==> flow/design.v (excerpt) <==
module pe_tile_new_unq1 (
clk,
config_addr,
config_data,
out_BUS16_S0_T0,
in_BUS16_S0_T0,
out_BUS16_S0_T1,
in_BUS16_S0_T1,
out_BUS16_S0_T2,
in_BUS16_S0_T2,
out_BUS16_S0_T3,
in_BUS16_S0_T3,
out_BUS16_S0_T4,
in_BUS16_S0_T4,
out_BUS16_S1_T0,
in_BUS16_S1_T0,
out_BUS16_S1_T1,
in_BUS16_S1_T1,
out_BUS16_S1_T2,
in_BUS16_S1_T2,
out_BUS16_S1_T3,
in_BUS16_S1_T3,
out_BUS16_S1_T4,
in_BUS16_S1_T4,
out_BUS16_S2_T0,
in_BUS16_S2_T0,
out_BUS16_S2_T1,
in_BUS16_S2_T1,
out_BUS16_S2_T2,
in_BUS16_S2_T2,
out_BUS16_S2_T3,
in_BUS16_S2_T3,
out_BUS16_S2_T4,
in_BUS16_S2_T4,
out_BUS16_S3_T0,
in_BUS16_S3_T0,
out_BUS16_S3_T1,
in_BUS16_S3_T1,
out_BUS16_S3_T2,
in_BUS16_S3_T2,
out_BUS16_S3_T3,
in_BUS16_S3_T3,
out_BUS16_S3_T4,
in_BUS16_S3_T4,
out_BUS1_S0_T0,
in_BUS1_S0_T0,
out_BUS1_S0_T1,
in_BUS1_S0_T1,
out_BUS1_S0_T2,
in_BUS1_S0_T2,
out_BUS1_S0_T3,
in_BUS1_S0_T3,
out_BUS1_S0_T4,
in_BUS1_S0_T4,
out_BUS1_S1_T0,
in_BUS1_S1_T0,
out_BUS1_S1_T1,
in_BUS1_S1_T1,
out_BUS1_S1_T2,
in_BUS1_S1_T2,
out_BUS1_S1_T3,
in_BUS1_S1_T3,
out_BUS1_S1_T4,
in_BUS1_S1_T4,
out_BUS1_S2_T0,
in_BUS1_S2_T0,
out_BUS1_S2_T1,
in_BUS1_S2_T1,
out_BUS1_S2_T2,
in_BUS1_S2_T2,
out_BUS1_S2_T3,
in_BUS1_S2_T3,
out_BUS1_S2_T4,
in_BUS1_S2_T4,
out_BUS1_S3_T0,
in_BUS1_S3_T0,
out_BUS1_S3_T1,
in_BUS1_S3_T1,
out_BUS1_S3_T2,
in_BUS1_S3_T2,
out_BUS1_S3_T3,
in_BUS1_S3_T3,
out_BUS1_S3_T4,
in_BUS1_S3_T4,
reset,
tile_id
);
export LEC_CHECK = 0
export CAP_MARGIN = 20
export CORE_MARGIN = 2
export CORE_UTILIZATION = 57
export CTS_CLUSTER_SIZE = 61
export SETUP_SLACK_MARGIN = 2.8
export SLEW_MARGIN = 20
create_clock -name core_clock -period 15.2 [get_ports {clk}]
run.sh (not shown) runs the stock make flow with config.mk's settings and CLKGATE_MAP_FILE=.
The baseline did not get past global routing (5_1_grt).
Next try:
- CORE_UTILIZATION: 57 -> 31
- CTS_CLUSTER_SIZE: 61 -> unset
- SETUP_SLACK_MARGIN: 2.8 -> unset
- clock period: 15.2 -> 24.9 ns (I/O delays scaled with it)
Result:
- This time the run finished clean
- synthesized area does not change
- die area is higher by 83%
- synthesized cell count stays the same
Next try:
- CORE_UTILIZATION: 31 -> 69
- CTS_CLUSTER_SIZE: unset -> 97
- clock period: 24.9 -> 16.4 ns (I/O delays scaled with it)
Effect: Now the flow stopped in global routing (5_1_grt), error GRT-0116; die size went down by 55%; synthesized area is unchanged; synthesized cell count stays the same.
Next try:
- CORE_UTILIZATION: 69 -> 46
- CTS_CLUSTER_SIZE: 97 -> unset
- SETUP_SLACK_MARGIN: unset -> 2.8
- clock period: 16.4 -> 10.6 ns (I/O delays scaled with it)
The new run reached the layout checks and failed them: negative setup slack.
Synthesized cell count is unchanged.
Synthesized area does not change.
Die area went up by well over a third.
Next try:
- CORE_UTILIZATION: 46 -> 55
- CTS_CLUSTER_DIAMETER: unset -> 42
- SETUP_SLACK_MARGIN: 2.8 -> 2.77
- TNS_END_PERCENT: unset -> 5
=> The changed run never finished: it broke off in global routing (5_1_grt) with GRT-0232; die area decreases by 16%; synthesized cell count does not change; area after synthesis does not change.
Next try:
- ABC_AREA: unset -> 1
- CELL_PAD_IN_SITES_GLOBAL_PLACEMENT: unset -> 1
- CORE_UTILIZATION: 55 -> 45
- CTS_CLUSTER_DIAMETER: 42 -> 381
- TNS_END_PERCENT: 5 -> unset
Now the flow completed and failed the layout checks on negative setup slack. Die area rose by 18%. Synthesized area fell by 2.9%. Synthesized cell count rose by 20%.
